Setup of job 4809:
// adder_32bit
module adder_32bit(
    input clk,
    input rst,
    input [31:0] i_a,
    input [31:0] i_b,
    input i_vld,
    output reg [31:0] o_res,
    output reg o_res_vld,
    output reg overflow
);
Size: about 5,000 cells after synthesis, about 34 flip-flops, ~100 I/O pins, roughly 0.028 mm² of cells after synthesis.
clock: 22.8 ns
lec_check: 0
abc_area: 1
cap_margin: 20
cell_pad_in_sites_global_placement: 1
core_aspect_ratio: 1.34
core_margin: 2
core_utilization: 55
cts_cluster_size: 87
gpl_routability_driven: 1
hold_slack_margin: -0.0
min_routing_layer: met1
place_density_lb_addon: 0.23
setup_slack_margin: -1.75
slew_margin: 15
run.sh (not shown) runs the stock make flow with config.mk's settings and CLKGATE_MAP_FILE=.
Although it ran to completion, job 4809 produced a layout that fails the final checks because of setup timing.
> inputs changed (job 4809 -> job 2230)
Settings: clearing PLACE_DENSITY_LB_ADDON, which used to be 0.23; clearing CORE_ASPECT_RATIO, which used to be 1.34; clearing GPL_ROUTABILITY_DRIVEN, which used to be 1; clearing MIN_ROUTING_LAYER, which used to be met1; clearing HOLD_SLACK_MARGIN, which used to be -0.0; clearing CELL_PAD_IN_SITES_GLOBAL_PLACEMENT, which used to be 1; swapping 15 for 20 in SLEW_MARGIN; clearing ABC_AREA, which used to be 1; clearing SETUP_SLACK_MARGIN, which used to be -1.75; clearing CTS_CLUSTER_SIZE, which used to be 87; swapping 55 for 40 in CORE_UTILIZATION; swapping 22.8 for 28.0 in the clock period (ns, I/O delays scaled along).
Notes after the runs:
None of the runs job 4809 and job 2230 ends with a clean layout. Nothing crashed in job 2230 and all stages finished; the problem is that the final layout failed, the offending checks being setup timing. Looking only at standard cell area after detailed placement, and setting everything else aside, the higher value of job 4809 and job 2230 goes to job 4809. Comparing number of nets in the layout for job 4809 and job 2230, the bigger number came from job 4809. Taking job 4809 as the reference point, the total number of cells along the worst setup path of job 2230 falls by 23%. Comparing job 4809 and job 2230, the higher global-route wire length before repair was measured on job 4809. DRC violation total after the first TritonRoute iteration: lower on job 4809. In the flow results for job 4809 and job 2230, the tightest hold margin is larger on job 2230. For the register-to-register setup slack, job 2230 came in 4.91 ns higher than job 4809 did.
For job 796, these inputs were changed with respect to job 2230:
Settings: changing CORE_UTILIZATION from 40 to 72; setting HOLD_SLACK_MARGIN to 0.29 for the first time; changing the clock period (ns, I/O delays scaled along) from 28.0 to 25.6.
- Job 796 did not run to completion, as it errored out during detailed placement (3_5_place_dp).
- Re post-synthesis instance total: no difference whatsoever between job 2230 and job 796.
- Delta (job 796 minus job 2230): number of I/O port buffers shows no meaningful change, total number of placement rows shows a reduction of 23, die outline area shows a reduction of about 44%, global placement routability congestion shows an increase of about 25%.
Here is what was changed in the inputs of job 618 compared with job 796.
Settings: a change of CORE_UTILIZATION from 72 to 61; a deleted HOLD_SLACK_MARGIN that had been 0.29; a change of the clock period (ns, I/O delays scaled along) from 25.6 to 57.3.
The final layout from job 618, which completed every stage, passed the timing, DRC and antenna checks at the end of the flow. Core box area ends up higher on job 618. | die extent in y | job 618 vs job 796 | 8.5% higher |. Going from job 796 to job 618, synthesized cell count has remained practically unchanged, die area went up.

The RTL this note starts from:
==> flow/design.v <==
`timescale 1ns / 1ps
module CompareAndShift32Bit (
    input [7:0] exp_a,
    input [7:0] exp_b,
    input [23:0] man_a,
    input [23:0] man_b,
    output reg [23:0] al_man_a,
    output reg [23:0] al_man_b,
    output reg [7:0] shift
);
    always @(*) begin
        if (exp_a > exp_b) begin
            shift = exp_a - exp_b;
            al_man_a = man_a;
            al_man_b = man_b >> shift;
        end else begin
            shift = exp_b - exp_a;
            al_man_a = man_a >> shift;
            al_man_b = man_b;
        end
    end
endmodule
`timescale 1ns / 1ps
module Addition32Bit (
    input sign_a,
    input sign_b,
    input [23:0] a,b,
    output reg [24:0] res,
    output reg sign_res
    );
    always @(*) begin
        if (sign_a == sign_b) begin
            sign_res = sign_a;   
            res = a+b;
        end
        else if (a >= b) begin
            res = a - b;
            sign_res = sign_a;
        end
        else begin
            res = b - a;
            sign_res = sign_b;
        end
    end
endmodule	
`timescale 1ns / 1ps
module Normalization32Bit (
    input [24:0] res,
    input [7:0] exp_base,
    output reg [23:0] man_res,
    output reg [7:0] exp_res,
    output reg overflow
);
    reg [24:0] normalized_result;
    integer i;
    always @(*) begin
        normalized_result = res;
        exp_res = exp_base;
        if (normalized_result[24]) begin
            normalized_result = normalized_result >> 1;
            exp_res = exp_base + 1;
        end else begin
            for (i = 0; i < 24; i = i + 1) begin
                if (normalized_result[23] == 0 && exp_res > 0) begin
                    normalized_result = normalized_result << 1;
                    exp_res = exp_res - 1;
                end
            end
            if (normalized_result == 25'b0)
                exp_res = 8'b0;
        end
        man_res = normalized_result[23:0];
        overflow = (exp_res >= 8'b11111111);
    end
endmodule
`timescale 1ns / 1ps
module adder_32bit(
    input clk,
    input rst,
    input [31:0] i_a,
    input [31:0] i_b,
    input i_vld,
    output reg [31:0] o_res,
    output reg o_res_vld,
    output reg overflow
);
wire [7:0] shift;
wire [23:0] al_man_a, al_man_b;
wire sign_a, sign_b, sign_res;
wire [7:0] exp_a, exp_b, exp_res;
wire [23:0] man_a, man_b, man_res;
wire [24:0] res;
wire operation_overflow;
assign sign_a = i_a[31];
assign sign_b = i_b[31];
assign exp_a = i_a[30:23];
assign exp_b = i_b[30:23];
assign man_a = (exp_a == 8'b0) ? {1'b0, i_a[22:0]} : {1'b1, i_a[22:0]};  
assign man_b = (exp_b == 8'b0) ? {1'b0, i_b[22:0]} : {1'b1, i_b[22:0]};
wire is_nan_a = ((exp_a == 8'b11111111) && (man_a[22:0] != 0));  
wire is_nan_b = ((exp_b == 8'b11111111) && (man_b[22:0] != 0));
wire is_inf_a = ((exp_a == 8'b11111111) && (man_a[22:0] == 0));
wire is_inf_b = ((exp_b == 8'b11111111) && (man_b[22:0] == 0));
wire is_zero_a = ((i_a[30:0] == 0));  
wire is_zero_b = ((i_b[30:0] == 0));
CompareAndShift32Bit u_CompareAndShift32Bit (
    .exp_a(exp_a),           
    .exp_b(exp_b),           
    .man_a(man_a),           
    .man_b(man_b),           
    .al_man_a(al_man_a),     
    .al_man_b(al_man_b),     
    .shift(shift)            
);
Addition32Bit u_Addition32Bit (
    .sign_a(sign_a),         
    .sign_b(sign_b),         
    .a(al_man_a),            
    .b(al_man_b),            
    .res(res),               
    .sign_res(sign_res)      
);
Normalization32Bit u_Normalization32Bit (
    .res(res),                                   
    .exp_base((exp_a > exp_b) ? exp_a : exp_b),  
    .man_res(man_res),                           
    .exp_res(exp_res),                           
    .overflow(operation_overflow)                
);
always @(posedge clk or posedge rst) begin
    if (rst) begin
        o_res <= 32'b0;
        o_res_vld <= 1'b0;
        overflow <= 1'b0;
    end else if (i_vld) begin
        if (is_nan_a || is_nan_b || (is_inf_a && is_inf_b && (sign_a != sign_b))) begin
            o_res <= 32'h7FC00000;  
            overflow <= 1'b1;
        end 
        else if (is_inf_a || is_inf_b) begin
            o_res <= is_inf_a ? i_a : i_b;  
            overflow <= 1'b1;
        end 
        else if (is_zero_a && is_zero_b) begin
            o_res <= 32'b0;  
            overflow <= 1'b0;
        end 
        else begin
        o_res <= {sign_res, exp_res, man_res[22:0]};
        o_res_vld <= 1'b1;
        overflow <= operation_overflow;
        end
        o_res_vld <= 1'b1;
    end else begin
        o_res_vld <= 1'b0;
    end
end
endmodule
Settings: LEC_CHECK=0, CAP_MARGIN=0, CORE_MARGIN=2, CORE_UTILIZATION=70, CTS_CLUSTER_SIZE=41, MAX_ROUTING_LAYER=met4, SETUP_SLACK_MARGIN=4.67, SLEW_MARGIN=20; clock period 38.0 ns.
The first run never finished: it broke off in 5_1_grt (GRT-0232).
Edit:
Settings changed: CAP_MARGIN 0 to 20, CORE_UTILIZATION 70 to 56, CTS_CLUSTER_SIZE 41 to default, MAX_ROUTING_LAYER met4 to default, SETUP_SLACK_MARGIN 4.67 to default.
Clock period 38.0 ns to 13.6 ns, I/O delays scaled along.
The new run died in 5_1_grt, error GRT-0232. Synthesized area stays the same. Synthesized cell count stays the same. Die size rose by 24%.
